## Top_convolution
module Top_convolution(
 input clk,
	input rst,
	input start,
	input en,
	input [12:0] addr,
	output [20:0] out,
	output [20:0] max_pl,
	output reg done,
	output pat_en,
	output [9:0] pat_addr,
	input [7:0] pat_dout,
	output img_en,
	output [17:0] img_addr,
	input [7:0] img_dout,
	output pc_en,
	output pc_we,
	output [9:0] pc_addr,
	output [10:0] pc_din,
	input [10:0] pc_dout,
	output ic_en,
	output ic_we,
	output [17:0] ic_addr,
	output [10:0] ic_din,
	input [10:0] ic_dout,
	output pl_en,
	output pl_we,
	output [12:0] pl_addr,
	output [20:0] pl_din,
	input [20:0] pl_dout
    );
clock: 11.0 ns
lec_check: 0
cap_margin: 20
core_margin: 9
core_utilization: 40
slew_margin: 20
tns_end_percent: 75
run.sh (not shown) runs the stock make flow with config.mk's settings and CLKGATE_MAP_FILE=.
Edit:
- ABC_AREA: not set -> 1
- CAP_MARGIN: 20 -> 35
- CELL_PAD_IN_SITES_DETAIL_PLACEMENT: not set -> 0
- CELL_PAD_IN_SITES_GLOBAL_PLACEMENT: not set -> 2
- CORE_ASPECT_RATIO: not set -> 1.0
- CORE_UTILIZATION: 40 -> 25
- CTS_CLUSTER_SIZE: not set -> 50
- HOLD_SLACK_MARGIN: not set -> -0.09
- MAX_ROUTING_LAYER: not set -> met5
- MIN_ROUTING_LAYER: not set -> met1
- SETUP_SLACK_MARGIN: not set -> -0.97
- SLEW_MARGIN: 20 -> 15
- TNS_END_PERCENT: 75 -> 95
=> Clock power grows by roughly a tenth; critical path depth grows by 5; non-clock buffer count is lower by 1; global-route usage went down by 1.8 points; wire length goes up by well over a third.
Edit:
- CAP_MARGIN: 35 -> 5
- CELL_PAD_IN_SITES_DETAIL_PLACEMENT: 0 -> not set
- CELL_PAD_IN_SITES_GLOBAL_PLACEMENT: 2 -> not set
- CORE_ASPECT_RATIO: 1.0 -> not set
- CORE_MARGIN: 9 -> 2
- CORE_UTILIZATION: 25 -> 70
- CTS_CLUSTER_DIAMETER: not set -> 60
- CTS_CLUSTER_SIZE: 50 -> not set
- HOLD_SLACK_MARGIN: -0.09 -> not set
- MAX_ROUTING_LAYER: met5 -> met4
- MIN_ROUTING_LAYER: met1 -> not set
- SETUP_SLACK_MARGIN: -0.97 -> not set
- SLEW_MARGIN: 15 -> 30
- TNS_END_PERCENT: 95 -> not set
- clock period: 11.0 -> 5.83 ns (I/O delays scaled with it)
=>
- The changed run did not get past 5_1_grt (GRT-0232)
- die size falls by about 70%
- area after synthesis is unchanged
- synthesized cell count does not change
Edit:
- CAP_MARGIN: 5 -> 20
- CORE_UTILIZATION: 70 -> 61
- CTS_CLUSTER_DIAMETER: 60 -> not set
- MAX_ROUTING_LAYER: met4 -> not set
- SLEW_MARGIN: 30 -> 20
- clock period: 5.83 -> 5.63 ns (I/O delays scaled with it)
This time the run completed and failed the layout checks on negative setup slack.
Die size increases by about a fifth.
Area after synthesis is unchanged.
Synthesized cell count is unchanged.
Edit:
- CORE_ASPECT_RATIO: not set -> 1.3
- CORE_UTILIZATION: 61 -> 72
- CTS_CLUSTER_DIAMETER: not set -> 308
- CTS_CLUSTER_SIZE: not set -> 95
- PLACE_DENSITY: not set -> 0.36
- clock period: 5.63 -> 5.19 ns (I/O delays scaled with it)
Outcome: This time the run did not get past 5_1_grt (GRT-0116). Synthesized area stays the same. Die area fell by 15%. Synthesized cell count stays the same.

---

rev 12:
Starting RTL as in the previous note.
==> flow/design.v (excerpt) <==
module Top_convolution(
 input clk,
	input rst,
	input start,
	input en,
	input [12:0] addr,
	output [20:0] out,
	output [20:0] max_pl,
	output reg done,
	output pat_en,
	output [9:0] pat_addr,
	input [7:0] pat_dout,
	output img_en,
	output [17:0] img_addr,
	input [7:0] img_dout,
	output pc_en,
	output pc_we,
	output [9:0] pc_addr,
	output [10:0] pc_din,
	input [10:0] pc_dout,
	output ic_en,
	output ic_we,
	output [17:0] ic_addr,
	output [10:0] ic_din,
	input [10:0] ic_dout,
	output pl_en,
	output pl_we,
	output [12:0] pl_addr,
	output [20:0] pl_din,
	input [20:0] pl_dout
    );
Settings: LEC_CHECK=0, CAP_MARGIN=25, CORE_ASPECT_RATIO=0.92, CORE_MARGIN=2, CORE_UTILIZATION=71, CTS_CLUSTER_SIZE=35, HOLD_SLACK_MARGIN=-0.08, MAX_ROUTING_LAYER=met4, MIN_ROUTING_LAYER=met1, PLACE_DENSITY=0.65, SETUP_SLACK_MARGIN=2.1, SLEW_MARGIN=40; clock period 7.61 ns.
Rev 12 -> stages 100% | layout checks FAIL | setup timing
#### Input delta (rev 13 over rev 12)
Settings: CORE_ASPECT_RATIO changed from 0.92 to 1.34; CTS_CLUSTER_DIAMETER newly set to 55; CTS_CLUSTER_SIZE changed from 35 to 17; ABC_AREA newly set to 1; HOLD_SLACK_MARGIN removed (was -0.08); SETUP_SLACK_MARGIN changed from 2.1 to 1.07; TNS_END_PERCENT newly set to 5; CORE_UTILIZATION changed from 71 to 72; the clock period (ns, I/O delays scaled along) changed from 7.61 to 4.88.
--- outcome ---
Rev 13 vs. rev 12: number of instances in the placed design +25%; number of cells in the yosys synthesis report now larger; number of CTS-inserted buffers fell 29%. Stage in which a tool error killed rev 13: global routing.

---

## run 1
Starting RTL as in the previous note.
clock: 5.75 ns
lec_check: 0
abc_area: 1
cap_margin: 5
cell_pad_in_sites_global_placement: 2
core_aspect_ratio: 1.92
core_margin: 2
core_utilization: 40
cts_cluster_diameter: 36
cts_cluster_size: 83
gpl_routability_driven: 0
gpl_timing_driven: 0
max_routing_layer: met4
min_routing_layer: met2
place_density_lb_addon: 0.11
setup_slack_margin: 1.07
slew_margin: 20
Ran to the end and failed final checks on design-rule violations, negative setup slack: run 1.
For run 2, these inputs were changed with respect to run 1:
# run 1
export LEC_CHECK = 0
export ABC_AREA = 1
export CAP_MARGIN = 5
export CELL_PAD_IN_SITES_GLOBAL_PLACEMENT = 2
export CORE_ASPECT_RATIO = 1.92
export CORE_MARGIN = 2
export CORE_UTILIZATION = 40
export CTS_CLUSTER_DIAMETER = 36
export CTS_CLUSTER_SIZE = 83
export GPL_ROUTABILITY_DRIVEN = 0
export GPL_TIMING_DRIVEN = 0
export MAX_ROUTING_LAYER = met4
export MIN_ROUTING_LAYER = met2
export PLACE_DENSITY_LB_ADDON = 0.11
export SETUP_SLACK_MARGIN = 1.07
export SLEW_MARGIN = 20
create_clock -name core_clock -period 5.75 [get_ports {clk}]
# run 2
export LEC_CHECK = 0
export CAP_MARGIN = 30
export CORE_MARGIN = 2
export CORE_UTILIZATION = 72
export CTS_CLUSTER_SIZE = 53
export PLACE_DENSITY_LB_ADDON = 0.27
export SLEW_MARGIN = 20
create_clock -name core_clock -period 7.33 [get_ports {clk}]
==> comparison <==
- STATUS run=run 2 STAGES=ALL_DONE FINAL_CHECKS=FAILED CAUSE=max-capacitance violations, max-slew violations, negative setup slack
- Top routing layer in use: met4 -> run 1, met5 -> run 2
- Looking at hold slack, run 2 sits 0.033 ns above run 1.
- Post-layout instance count excluding filler cells ends up higher on run 1.
- Per the comparison of run 2 with run 1, area of the die saw a decrease; total number of nets in the final design saw a decrease.
For run 3, these inputs were changed with respect to run 2:
# run 2
export LEC_CHECK = 0
export CAP_MARGIN = 30
export CORE_MARGIN = 2
export CORE_UTILIZATION = 72
export CTS_CLUSTER_SIZE = 53
export PLACE_DENSITY_LB_ADDON = 0.27
export SLEW_MARGIN = 20
create_clock -name core_clock -period 7.33 [get_ports {clk}]
# run 3
export LEC_CHECK = 0
export ABC_AREA = 1
export CAP_MARGIN = 20
export CORE_MARGIN = 2
export CORE_UTILIZATION = 72
export CTS_CLUSTER_DIAMETER = 263
export CTS_CLUSTER_SIZE = 100
export PLACE_DENSITY = 0.42
export SETUP_SLACK_MARGIN = -0.55
export SLEW_MARGIN = 20
create_clock -name core_clock -period 5.56 [get_ports {clk}]
Findings:
- Flow for run 3 halted at global routing (5_1_grt), error code GRT-0232.
- Changes observed in run 3 relative to run 2: area after synthesis went up, die area climbed 3.4%, area reported by Yosys stat picked up an extra about 3.5%, height of the die went up, placed cell count went up 902.
- Looking at site row count, run 3 sits 1 above run 2.
[inputs] run 4 vs run 3
# run 3
export LEC_CHECK = 0
export ABC_AREA = 1
export CAP_MARGIN = 20
export CORE_MARGIN = 2
export CORE_UTILIZATION = 72
export CTS_CLUSTER_DIAMETER = 263
export CTS_CLUSTER_SIZE = 100
export PLACE_DENSITY = 0.42
export SETUP_SLACK_MARGIN = -0.55
export SLEW_MARGIN = 20
create_clock -name core_clock -period 5.56 [get_ports {clk}]
# run 4
export LEC_CHECK = 0
export CAP_MARGIN = 20
export CORE_MARGIN = 2
export CORE_UTILIZATION = 17
export PLACE_DENSITY_LB_ADDON = 0.01
export SLEW_MARGIN = 30
create_clock -name core_clock -period 13.3 [get_ports {clk}]
### Flow results
Run 4 completed; timing, DRC and antenna clean. The final reports for run 4 and run 3 show cell area reported after detailed placement lower in the former. Per the comparison of run 4 with run 3, yosys cell count moved down, synthesized-area fraction occupied by xor and xnor cells saw an increase, post-synthesis simple-gate area fraction decreased 5.5 points.
Relative to run 4, the following input files were edited for run 5:
# run 4
export LEC_CHECK = 0
export CAP_MARGIN = 20
export CORE_MARGIN = 2
export CORE_UTILIZATION = 17
export PLACE_DENSITY_LB_ADDON = 0.01
export SLEW_MARGIN = 30
create_clock -name core_clock -period 13.3 [get_ports {clk}]
# run 5
export LEC_CHECK = 0
export CAP_MARGIN = 30
export CORE_MARGIN = 2
export CORE_UTILIZATION = 66
export SLEW_MARGIN = 20
create_clock -name core_clock -period 7.33 [get_ports {clk}]
--- outcome ---
A slowest cell on the critical path of sky130_fd_sc_hd__fa_2 is what run 5 shows, while sky130_fd_sc_hd__o311ai_0 belongs to run 4.
Out of run 5 and run 4, the only run to close with the timing, design-rule and antenna checks passing was run 4.
Ran to the end and failed final checks on negative setup slack: run 5.
Summary of run 5 over run 4: period utilization +30 points, design area +4.9%, part of the total power dissipated in combinational logic +5.7 points.

---

Top_convolution again, from the RTL that the note above started with.
Design Top_convolution, start of the top module:
module Top_convolution(
 input clk,
	input rst,
	input start,
	input en,
	input [12:0] addr,
	output [20:0] out,
	output [20:0] max_pl,
	output reg done,
	output pat_en,
	output [9:0] pat_addr,
	input [7:0] pat_dout,
	output img_en,
	output [17:0] img_addr,
	input [7:0] img_dout,
	output pc_en,
	output pc_we,
	output [9:0] pc_addr,
	output [10:0] pc_din,
	input [10:0] pc_dout,
	output ic_en,
	output ic_we,
	output [17:0] ic_addr,
	output [10:0] ic_din,
	input [10:0] ic_dout,
	output pl_en,
	output pl_we,
	output [12:0] pl_addr,
	output [20:0] pl_din,
	input [20:0] pl_dout
    );
Settings: LEC_CHECK=0, CAP_MARGIN=20, CELL_PAD_IN_SITES_GLOBAL_PLACEMENT=1, CORE_MARGIN=9, CORE_UTILIZATION=40, HOLD_SLACK_MARGIN=0.15, MAX_ROUTING_LAYER=met4, SETUP_SLACK_MARGIN=-0.15, SLEW_MARGIN=20, TNS_END_PERCENT=75; clock period 11.0 ns.
Then changed:
==> flow/config.mk (replaced) <==
export PLATFORM = sky130hd
export DESIGN_NAME = Top_convolution
export DESIGN_NICKNAME = Top_convolution
export VERILOG_FILES = /design/flow/design.v
export SDC_FILE = /design/flow/constraint.sdc
export NUM_CORES = 4
export LEC_CHECK = 0
export ABC_AREA = 1
export CAP_MARGIN = 30
export CORE_MARGIN = 2
export CORE_UTILIZATION = 70
export CTS_CLUSTER_DIAMETER = 60
export MAX_ROUTING_LAYER = met4
export SLEW_MARGIN = 20
==> flow/constraint.sdc (replaced) <==
create_clock -name core_clock -period 7.55 [get_ports {clk}]
set_input_delay 1.5100 -clock core_clock [delete_from_list [all_inputs] [get_ports {clk}]]
set_output_delay 1.5100 -clock core_clock [all_outputs]
set_load 0.01 [all_outputs]
With this change the flow reached the layout checks and failed them: negative setup slack; non-clock buffer count rose by 219; global-route usage rose by 25 points; clock skew fell by 0.0048 ns; core utilization rose by 40 points; total power rose by 64%; routed wire length rose by 26%; setup slack is worse by 1.7 ns; clock power rose by about 33%; cell area rose by 10%; sequential power rose by 46%; worst hold slack is worse by 0.020 ns.
Then changed:
--- a/flow/config.mk
+++ b/flow/config.mk
@@ -7,8 +7,7 @@
 export LEC_CHECK = 0
-export ABC_AREA = 1
 export CAP_MARGIN = 30
 export CORE_MARGIN = 2
-export CORE_UTILIZATION = 70
-export CTS_CLUSTER_DIAMETER = 60
-export MAX_ROUTING_LAYER = met4
+export CORE_UTILIZATION = 72
+export CTS_CLUSTER_SIZE = 51
+export PLACE_DENSITY_LB_ADDON = 0.27
 export SLEW_MARGIN = 20
==> flow/constraint.sdc (replaced) <==
create_clock -name core_clock -period 7.33 [get_ports {clk}]
set_input_delay 1.4660 -clock core_clock [delete_from_list [all_inputs] [get_ports {clk}]]
set_output_delay 1.4660 -clock core_clock [all_outputs]
set_load 0.01 [all_outputs]
What happened:
- The changed run completed and failed the layout checks on max-capacitance violations, max-slew violations, negative setup slack
- power decreases by 5.3%
- clock-buffer cell count decreases by 8
- setup slack is worse by 0.70 ns
- worst hold slack is better by 0.031 ns
- non-clock buffer count increases by 77
- global-route usage decreases by 2.6 points
- via count decreases by 2.4%
- utilization increases by 6.0 points
- die size decreases by 5.9%
- register-to-register slack is worse by 1.4 ns
Then changed:
--- a/flow/config.mk
+++ b/flow/config.mk
@@ -7,7 +7,9 @@
 export LEC_CHECK = 0
+export ABC_AREA = 0
 export CAP_MARGIN = 30
 export CORE_MARGIN = 2
-export CORE_UTILIZATION = 72
-export CTS_CLUSTER_SIZE = 51
-export PLACE_DENSITY_LB_ADDON = 0.27
+export CORE_UTILIZATION = 70
+export CTS_CLUSTER_DIAMETER = 60
+export MAX_ROUTING_LAYER = met4
+export SETUP_SLACK_MARGIN = 2.0
 export SLEW_MARGIN = 20
==> flow/constraint.sdc (replaced) <==
create_clock -name core_clock -period 7.55 [get_ports {clk}]
set_input_delay 1.5100 -clock core_clock [delete_from_list [all_inputs] [get_ports {clk}]]
set_output_delay 1.5100 -clock core_clock [all_outputs]
set_load 0.01 [all_outputs]
=>
- Now the flow finished but fails on negative setup slack
- worst setup slack gains 0.27 ns
- final area is higher by 0.57%
- die area is higher by 2.8%

---

v9:
Top_convolution again, from the RTL that the note above started with.
export LEC_CHECK = 0
export CAP_MARGIN = 35
export CELL_PAD_IN_SITES_DETAIL_PLACEMENT = 0
export CORE_ASPECT_RATIO = 1.52
export CORE_MARGIN = 9
export CORE_UTILIZATION = 25
export CTS_CLUSTER_SIZE = 50
export MAX_ROUTING_LAYER = met4
export MIN_ROUTING_LAYER = met1
export SETUP_SLACK_MARGIN = -0.97
export SLEW_MARGIN = 15
export TNS_END_PERCENT = 95
create_clock -name core_clock -period 11.0 [get_ports {clk}]
v9 finished all stages; the layout is clean.
Edits applied to the flow inputs when going from v9 to v41:
Settings: CELL_PAD_IN_SITES_DETAIL_PLACEMENT removed (was 0); CTS_CLUSTER_SIZE removed (was 50); CAP_MARGIN changed from 35 to 30; CORE_UTILIZATION changed from 25 to 72; MIN_ROUTING_LAYER removed (was met1); CORE_MARGIN changed from 9 to 2; SETUP_SLACK_MARGIN removed (was -0.97); SLEW_MARGIN changed from 15 to 20; MAX_ROUTING_LAYER removed (was met4); PLACE_DENSITY_LB_ADDON newly set to 0.28; TNS_END_PERCENT removed (was 95); CORE_ASPECT_RATIO removed (was 1.52); the clock period (ns, I/O delays scaled along) changed from 11.0 to 7.14.
==> results <==
- v41 against v9: number of distinct library cells after synthesis was more or less identical, minimum setup slack after placement now smaller.
- Compared with v9, in v41 post-synthesis instance total shows no meaningful change; average footprint of a synthesized cell shows no meaningful change.
- Tool error GRT-0232 stopped v41 during global routing; no final results.
- Reported for v41 and v9, number of enable flip-flop cells turned out identical to the last digit.
- Per the comparison of v41 with v9, area of the die -81000 µm²; routability congestion estimate +7.7%; buffers inserted during post-CTS setup optimization +74.
Relative to v41, the following input files were edited for v33:
Settings: removing PLACE_DENSITY_LB_ADDON (formerly 0.28); changing CAP_MARGIN from 30 to 20; setting ABC_AREA to 1 for the first time; setting PLACE_DENSITY to 0.42 for the first time; setting CTS_CLUSTER_SIZE to 100 for the first time; setting TNS_END_PERCENT to 5 for the first time; setting CTS_CLUSTER_DIAMETER to 378 for the first time; changing the clock period (ns, I/O delays scaled along) from 7.14 to 5.56.
### Flow results
- In v33 the average size of a mapped cell turned out 1.4 µm² lower than in v41.
- v33 vs. v41: clock buffer count from CTS -24; synthesized cell count +712.
- Compared with v41, v33 shows a lower area share of xor/xnor cells in the synthesized design.
- Higher post-cts repair resize count was reported by v41, not v33.
- v33 did not run to completion, as it errored out during global routing.
- Comparing half-perimeter wire length after placement for v33 and v41, the bigger number came from v33.
- v33 against v41: share of synthesized cell area in full adder, half adder and majority cells lower; horizontal die size rose by about 1.7%; yosys-reported design area after synthesis went up by 3.5%.
Changes in v24 relative to v33:
Settings: CORE_UTILIZATION: 72 -> 61; CTS_CLUSTER_DIAMETER: 378 -> unset; CTS_CLUSTER_SIZE: 100 -> 49; PLACE_DENSITY: 0.42 -> unset; TNS_END_PERCENT: 5 -> unset; ABC_AREA: 1 -> unset; the clock period (ns, I/O delays scaled along): 5.56 -> 7.25.
Results
Every stage of v24 finished as expected; the final checks, on the other hand, flagged negative setup slack, which means the layout fails. Against v33, number of different library cells in the post-synthesis netlist in v24 rose by more than a quarter. v24 against v33: worst slack at placement went up 370 ps, number of buffers created by CTS climbed 29, mean instance size in the synthesized netlist +19%. Arithmetic-cell share of the synthesized area counting full adders, half adders and majority gates for v24: 0.92 points up relative to v33. For the post-CTS repair timing setup buffer count, v24 came in 54 higher than v33 did. The number of cells in Yosys stat reported for v24 is smaller than that of v33 by about 19%. Across both runs, area after synthesis was lower for v24 than for v33. Compare v33 and v24 | die area lower: v33. Compare v33 and v24 | vertical die size higher: v24.
Power and IR drop assume default switching activity.
